Setup of main:
## processor_main
module processor_main(
		input  clk, reset_n,                       
		input  [31:0] dmem_datain, 
		input  [31:0] imem_data,                   
		output [31:0] dmem_addr, dmem_dataout, PC,
		output dmem_rw, io_rw
   );
Size in the first run: about 5100 cells after synthesis, ~1500 flip-flops, about 78000 um^2 of cells after synthesis.
clock: 5.67 ns
lec_check: 0
cap_margin: 20
core_aspect_ratio: 1.16
core_margin: 2
core_utilization: 66
cts_cluster_diameter: 260
cts_cluster_size: 48
hold_slack_margin: 0.29
slew_margin: 20
tns_end_percent: 95
run.sh (not shown) runs the stock make flow with config.mk's settings and CLKGATE_MAP_FILE=.
main did not finish; a tool error ended it in global routing.
### main -> the feature branch
- clearing HOLD_SLACK_MARGIN, which used to be 0.29
- clearing CTS_CLUSTER_SIZE, which used to be 48
- swapping 66 for 9 in CORE_UTILIZATION
- clearing CTS_CLUSTER_DIAMETER, which used to be 260
- clearing CORE_ASPECT_RATIO, which used to be 1.16
- clearing TNS_END_PERCENT, which used to be 95
- swapping 5.67 for 17.5 in the clock period (ns, I/O delays scaled along)
global routing: main exited with error
The feature branch: no failed stages, no open violations at the end
main → the feature branch: placed standard-cell area picked up an extra about 8%; half-perimeter wire length of the detailed placement result fell by 4.5%; area figure in the yosys stat output held steady.

* * *

Setup of ember:
Starting RTL as in the previous note.
// processor_main
module processor_main(
		input  clk, reset_n,                       
		input  [31:0] dmem_datain, 
		input  [31:0] imem_data,                   
		output [31:0] dmem_addr, dmem_dataout, PC,
		output dmem_rw, io_rw
   );
clock: 12.9 ns
lec_check: 0
cap_margin: 20
core_aspect_ratio: 1.16
core_margin: 7
core_utilization: 22
cts_cluster_size: 12
place_density: 0.57
slew_margin: 0
tns_end_percent: 95
Every stage of the flow completed for ember, and the final layout passed the timing, design-rule and antenna checks.
Relative to ember, the following input files were edited for cedar:
- changing CORE_UTILIZATION from 22 to 40
- removing CTS_CLUSTER_SIZE (formerly 12)
- removing TNS_END_PERCENT (formerly 95)
- changing SLEW_MARGIN from 0 to 20
- removing CORE_ASPECT_RATIO (formerly 1.16)
- removing PLACE_DENSITY (formerly 0.57)
- changing CORE_MARGIN from 7 to 2
- changing the clock period (ns, I/O delays scaled along) from 12.9 to 10.7
## What came out
- When the final numbers for ember and cedar were put side by side, the cell row count turned out to be greater in ember.
- In the reports for ember and cedar, the smaller fraction of power consumed by combinational cells belongs to cedar.
- ember → cedar: portion of the layout cell area used by non-clock buffers up 0.22 points; worst slew margin relative to its limit moved up.
- Between ember and cedar, the clock share of power is higher for cedar.
- Via count was higher in ember than in cedar.
- Comparing ember and cedar, worst slack on hold paths is lower on ember.
- Compared with ember, cedar shows a lower well tap count.
- Taking ember as the reference, in cedar sequential logic power shows an increase of 20%, critical path depth shows an increase of 15%, detailed-route wire length shows a reduction of about 7%.
Changes in juniper relative to cedar:
- a change of the clock period (ns, I/O delays scaled along) from 10.7 to 11.0
==> comparison <==
- Combinational power in juniper is about 1% lower than in cedar
- juniper and cedar ended up with roughly the same cell count.
- Re post-synthesis average cell area: no difference whatsoever between juniper and cedar.
- Looking at juniper and cedar, the placed standard-cell area is a wash.
Modified inputs, violet compared to juniper
- HOLD_SLACK_MARGIN: unset -> 0.01
- PLACE_DENSITY: unset -> 0.68
- CAP_MARGIN: 20 -> 25
- TNS_END_PERCENT: unset -> 45
- SETUP_SLACK_MARGIN: unset -> -0.58
- CORE_ASPECT_RATIO: unset -> 1.34
- CORE_UTILIZATION: 40 -> 34
- SLEW_MARGIN: 20 -> 40
- MAX_ROUTING_LAYER: unset -> met5
==> results <==
Compare juniper and violet | count of clock-buffer cells in the layout lower: violet
Count of clock tree sinks: juniper vs violet identical
Comparing violet against juniper, there is no change at all in DRC violation count after routing.
Side by side, die area turned out higher in violet than in juniper.
Between juniper and violet, worst endpoint data arrival time is higher for juniper, violet comes in under that.
diff inputs: violet => sierra
- swapping 34 for 40 in CORE_UTILIZATION
- clearing HOLD_SLACK_MARGIN, which used to be 0.01
- clearing CORE_ASPECT_RATIO, which used to be 1.34
- clearing TNS_END_PERCENT, which used to be 45
- clearing PLACE_DENSITY, which used to be 0.68
- clearing MAX_ROUTING_LAYER, which used to be met5
- swapping 40 for 20 in SLEW_MARGIN
- clearing SETUP_SLACK_MARGIN, which used to be -0.58
- swapping 25 for 20 in CAP_MARGIN
- swapping 11.0 for 10.2 in the clock period (ns, I/O delays scaled along)
Notes after the runs:
Summary: clock period minus final worst setup slack, sierra better than violet
Final area, sierra and violet: higher on violet
sierra -> violet: number of max-cap violations delta 0, exact match
Number of cells in the design after placement went down by a few percent going from violet to sierra.
sky130_fd_sc_hd__mux2_2 as the highest-delay cell along the critical path was reported by sierra, and sky130_fd_sc_hd__and3_2 by violet.
Re maximum fanout encountered on the critical timing path: sierra is about 30% down on violet.
The total power in sierra sits about 8% above the value recorded for violet.
sierra vs violet — total routing resource utilization after global routing rose 3.6 points.

* * *

Starting RTL as in the previous note.
==> flow/config.mk <==
export PLATFORM = sky130hd
export DESIGN_NAME = processor_main
export DESIGN_NICKNAME = processor_main
export VERILOG_FILES = /design/flow/design.v
export SDC_FILE = /design/flow/constraint.sdc
export NUM_CORES = 4
export LEC_CHECK = 0
export CAP_MARGIN = 20
export CORE_ASPECT_RATIO = 1.16
export CORE_MARGIN = 2
export CORE_UTILIZATION = 58
export CTS_CLUSTER_SIZE = 12
export PLACE_DENSITY = 0.64
export SLEW_MARGIN = 20
export TNS_END_PERCENT = 95
==> flow/constraint.sdc <==
create_clock -name core_clock -period 13.9 [get_ports {clk}]
set_input_delay 2.7800 -clock core_clock [delete_from_list [all_inputs] [get_ports {clk}]]
set_output_delay 2.7800 -clock core_clock [all_outputs]
set_load 0.01 [all_outputs]
Next try:
Settings changed: CORE_ASPECT_RATIO 1.16 to default, CORE_UTILIZATION 58 to 51, CTS_CLUSTER_SIZE 12 to default, PLACE_DENSITY 0.64 to default, TNS_END_PERCENT 95 to default.
Clock period 13.9 ns to 5.74 ns, I/O delays scaled along.
What happened: This time the run ran to the end with violations: setup timing; critical path depth came out higher by 2; hold slack got worse by 5.8 ps; design area goes up by 10%; total power increases to 2.6 times its value; core utilization came out lower by 2.4 points; clock-buffer cell count falls by 7; global-route usage shrinks by 2.4 points; via count climbs by 4.5%; synthesized cell count stays the same; die size went up by 14%.
Next try:
Settings changed: CORE_UTILIZATION 51 to 66, CTS_CLUSTER_DIAMETER from default to 227, CTS_CLUSTER_SIZE from default to 42.
Clock period 5.74 ns to 5.67 ns, I/O delays scaled along.
After rerunning: This time the run did not get past global routing (5_1_grt) (ODB-0269). Area after synthesis is unchanged. Die area fell by about a fifth. Synthesized cell count does not change.
Next try:
Settings changed: CORE_UTILIZATION 66 to 40, CTS_CLUSTER_DIAMETER 227 to default, CTS_CLUSTER_SIZE 42 to default, SETUP_SLACK_MARGIN from default to 2.27.
Clock period 5.67 ns to 10.2 ns, I/O delays scaled along.
What happened: Now the flow completed without violations. Synthesized cell count does not change. Die area rose by 64%. Synthesized area stays the same.
Power is estimated from default activity; no workload was simulated.
